==> inputs of 04-04 <==
## rv32i_core
module rv32i_core(clk,rst,imem_data,dmem_rdata,  
                  imem_addr,dmem_addr,dmem_wdata,dmem_we,dmem_size  
                  );
    input         clk,rst;
    input  [31:0] imem_data;
    input  [31:0] dmem_rdata;
    output [31:0] imem_addr;
    output [31:0] dmem_addr;
    output [31:0] dmem_wdata;
    output        dmem_we;
    output [1:0]  dmem_size;
    wire        StallF,StallD,StallE,StallM,FlushD,FlushE,FlushW;
    wire [1:0]  ForwardAE,ForwardBE;
    wire        PCSrcE;
    wire [31:0] instrD,PCD,PCPlus4D;
    wire        RegWriteE,MemWriteE,JumpE,BranchE,ALUSrcE;
    wire [1:0]  ResultSrcE, MemSizeE;
    wire [3:0]  ALUCtrlE;
    wire [4:0]  Rs1E,Rs2E,RdE;
    wire [31:0] RD1E,RD2E,PCE,ExtImmE,PCPlus4E;
    wire        RegWriteM,MemWriteM,IsPerM;
    wire [1:0]  ResultSrcM, MemSizeM;
    wire [4:0]  RdM;
    wire [31:0] ALUResultM,WriteDataM,PCPlus4M,PCTargetE;
    wire        RegWriteW;
    wire [1:0]  ResultSrcW;
    wire [4:0]  RdW;
    wire [31:0] ALUResultW,ReadDataW,PCPlus4W;
    wire [31:0] ResultW;
    hazard_unit Hazard_Unit (
                             .Rs1D(instrD[19:15]),
                             .Rs2D(instrD[24:20]),
                             .Rs1E(Rs1E),
                             .Rs2E(Rs2E),
                             .RdE(RdE),
                             .PCSrcE(PCSrcE),
                             .ResultSrcE0(ResultSrcE[0]),
                             .RdM(RdM),
                             .RegWriteM(RegWriteM),
                             .RdW(RdW),
                             .RegWriteW(RegWriteW),
                             .proc_ready(1'b1),
                             .PENABLE(1'b1),
                             .IsPerM(1'b0), 
                             .StallF(StallF),
                             .StallD(StallD),
                             .StallE(StallE),
  ...
==> flow/config.mk <==
export PLATFORM = sky130hd
export DESIGN_NAME = rv32i_core
export DESIGN_NICKNAME = rv32i_core
export VERILOG_FILES = /design/flow/design.v
export SDC_FILE = /design/flow/constraint.sdc
export NUM_CORES = 4
export LEC_CHECK = 0
export ABC_AREA = 1
export CAP_MARGIN = 20
export CORE_MARGIN = 2
export CORE_UTILIZATION = 69
export CTS_CLUSTER_DIAMETER = 354
export CTS_CLUSTER_SIZE = 21
export HOLD_SLACK_MARGIN = 0.29
export PLACE_DENSITY_LB_ADDON = 0.04
export SETUP_SLACK_MARGIN = 1.26
export SLEW_MARGIN = 20
==> flow/constraint.sdc <==
create_clock -name core_clock -period 4.36 [get_ports {clk}]
set_input_delay 0.8720 -clock core_clock [delete_from_list [all_inputs] [get_ports {clk}]]
set_output_delay 0.8720 -clock core_clock [all_outputs]
set_load 0.01 [all_outputs]
run.sh (not shown) runs the stock make flow with config.mk's settings and CLKGATE_MAP_FILE=.
==> 07-02: changes against 04-04 <==
==> flow/config.mk (replaced) <==
export PLATFORM = sky130hd
export DESIGN_NAME = rv32i_core
export DESIGN_NICKNAME = rv32i_core
export VERILOG_FILES = /design/flow/design.v
export SDC_FILE = /design/flow/constraint.sdc
export NUM_CORES = 4
export LEC_CHECK = 0
export CAP_MARGIN = 20
export CORE_MARGIN = 2
export CORE_UTILIZATION = 58
export CTS_CLUSTER_SIZE = 21
export SLEW_MARGIN = 20
==> summary of the runs <==
- 04-04 aborted during global routing with GRT-0232. 07-02 finished but failed the layout checks on negative setup slack.
- Of 04-04 and 07-02, 07-02 has the higher die area (gap 14%, measured against 07-02).
- Synthesized cell count: 07-02 is smaller than 04-04 (39%).
- Synthesized area: 07-02 is lower than 04-04 (1.8%).
==> figures <==
quantity	07-02	04-04
Result of the run	finished with violations	aborted with a tool error
Failing step	-	global routing
Layout check failures	negative setup slack	-
MUX share of area	21.7%	0%
# placed instances	8017	10653
Sequential fraction of the synthesis area	56.3%	55.3%
Final HPWL from detailed placement	195 mm	204 mm
Post-CTS Setup Bufs	53	37
Total placed instance area	0.0896 mm^2	0.0873 mm^2
Adder and majority cell fraction of the synthesized area	2.16%	2.12%
Number of standard cells reported by yosys	5397	8843
# hold bufs at CTS	0	1
Floorplan Core Area	0.133 mm^2	0.114 mm^2
Floorplan row count	134	124
Pre-placement core utilization	58.3%	69.3%
Dpl ws	-2.34 ns	-1.30 ns
Basic-gate share of the synthesized area counting and, or, nand and nor cells	7.31%	20.5%
Die Y	370 um	342 um
Routability cong.	1.07	1.10
Top cell type by instance count after synthesis	sky130_fd_sc_hd__edfxtp_1	sky130_fd_sc_hd__nor2_1
DIE WIDTH	370 um	342 um
AND-OR/OR-AND Cells, Area Fraction	8.55%	15.7%
Synthesized instance count	5397	8843
Fraction of post-synthesis cell area in the top cell type by area	39.6%	38.9%

---

==> job 549: inputs <==
Starting RTL as in the previous note.
make LEC_CHECK=0 CAP_MARGIN=30 CORE_MARGIN=2 CORE_UTILIZATION=72 CTS_CLUSTER_SIZE=37 HOLD_SLACK_MARGIN=0.29 SETUP_SLACK_MARGIN=-0.48 SLEW_MARGIN=20 finish   # period 6.3 ns
==> job 2143 (differences from job 549) <==
- ABC_AREA: unset -> 1
- CAP_MARGIN: 30 -> 20
- CORE_UTILIZATION: 72 -> 58
- CTS_CLUSTER_DIAMETER: unset -> 354
- CTS_CLUSTER_SIZE: 37 -> 21
- SETUP_SLACK_MARGIN: -0.48 -> unset
==> flow/constraint.sdc (replaced) <==
create_clock -name core_clock -period 4.36 [get_ports {clk}]
set_input_delay 0.8720 -clock core_clock [delete_from_list [all_inputs] [get_ports {clk}]]
set_output_delay 0.8720 -clock core_clock [all_outputs]
set_load 0.01 [all_outputs]
==> job 7572 (differences from job 549) <==
- CAP_MARGIN: 30 -> 0
- CORE_MARGIN: 2 -> 3
- CORE_UTILIZATION: 72 -> 65
- CTS_CLUSTER_SIZE: 37 -> 35
- GPL_TIMING_DRIVEN: unset -> 1
- HOLD_SLACK_MARGIN: 0.29 -> unset
- MAX_ROUTING_LAYER: unset -> met5
- MIN_ROUTING_LAYER: unset -> met1
- PLACE_DENSITY: unset -> 0.6
- SETUP_SLACK_MARGIN: -0.48 -> -0.33
==> flow/constraint.sdc (replaced) <==
create_clock -name core_clock -period 4.36 [get_ports {clk}]
set_input_delay 0.8720 -clock core_clock [delete_from_list [all_inputs] [get_ports {clk}]]
set_output_delay 0.8720 -clock core_clock [all_outputs]
set_load 0.01 [all_outputs]
==> qor summary <==
	job 2143	job 549	job 7572
Result of the run	failed layout checks	stopped before the end	stopped before the end
Last stage reached	-	5_1_grt	5_1_grt
Violated checks	negative setup slack	-	-
Hold buffer count at CTS	1	0	0
HPWL after DPL	202,000 um	202,000 um	199,000 um
Placed cell count	10,900	6,962	7,741
Most common cell in the netlist	nor2_1	edfxtp_1	edfxtp_1
Standard-cell rows	135	120	126
Post CTS Setup Buffer Count	33	4	16
Portion of the post-synthesis area used by sequential elements	55.3%	56.3%	56.3%
Die footprint	139,000 um2	110,000 um2	124,000 um2
Fraction of the mapped netlist area in simple logic gates	20.5%	7.31%	7.31%
Xor/xnor share	0.964%	1.20%	1.20%
Instance area after placement	87,800 um2	83,300 um2	88,900 um2
Syn Inst Count	8,843	5,397	5,397
Adders+Majority by Area	2.12%	2.16%	2.16%
Worst setup slack after placement	-0.787 ns	-0.768 ns	-2.60 ns
Horizontal die dimension	373 um	332 um	352 um
Post-synthesis instance area	79,000 um2	77,600 um2	77,600 um2
Synth Area per Inst	8.94 um2	14.4 um2	14.4 um2
Yosys aoi share	15.7%	8.55%	8.55%
Inserted Clock Buffers	83	159	159
Top cell type's share of synthesized area	38.9%	39.6%	39.6%
Core area	135,000 um2	107,000 um2	118,000 um2
H-tree level count	3	4	4
Unique masters post-synth	57	105	105
CTS-repair resized insts	176	30	42
Weighted congestion at the end of routability-driven global placement	1.07	1.10	1.10
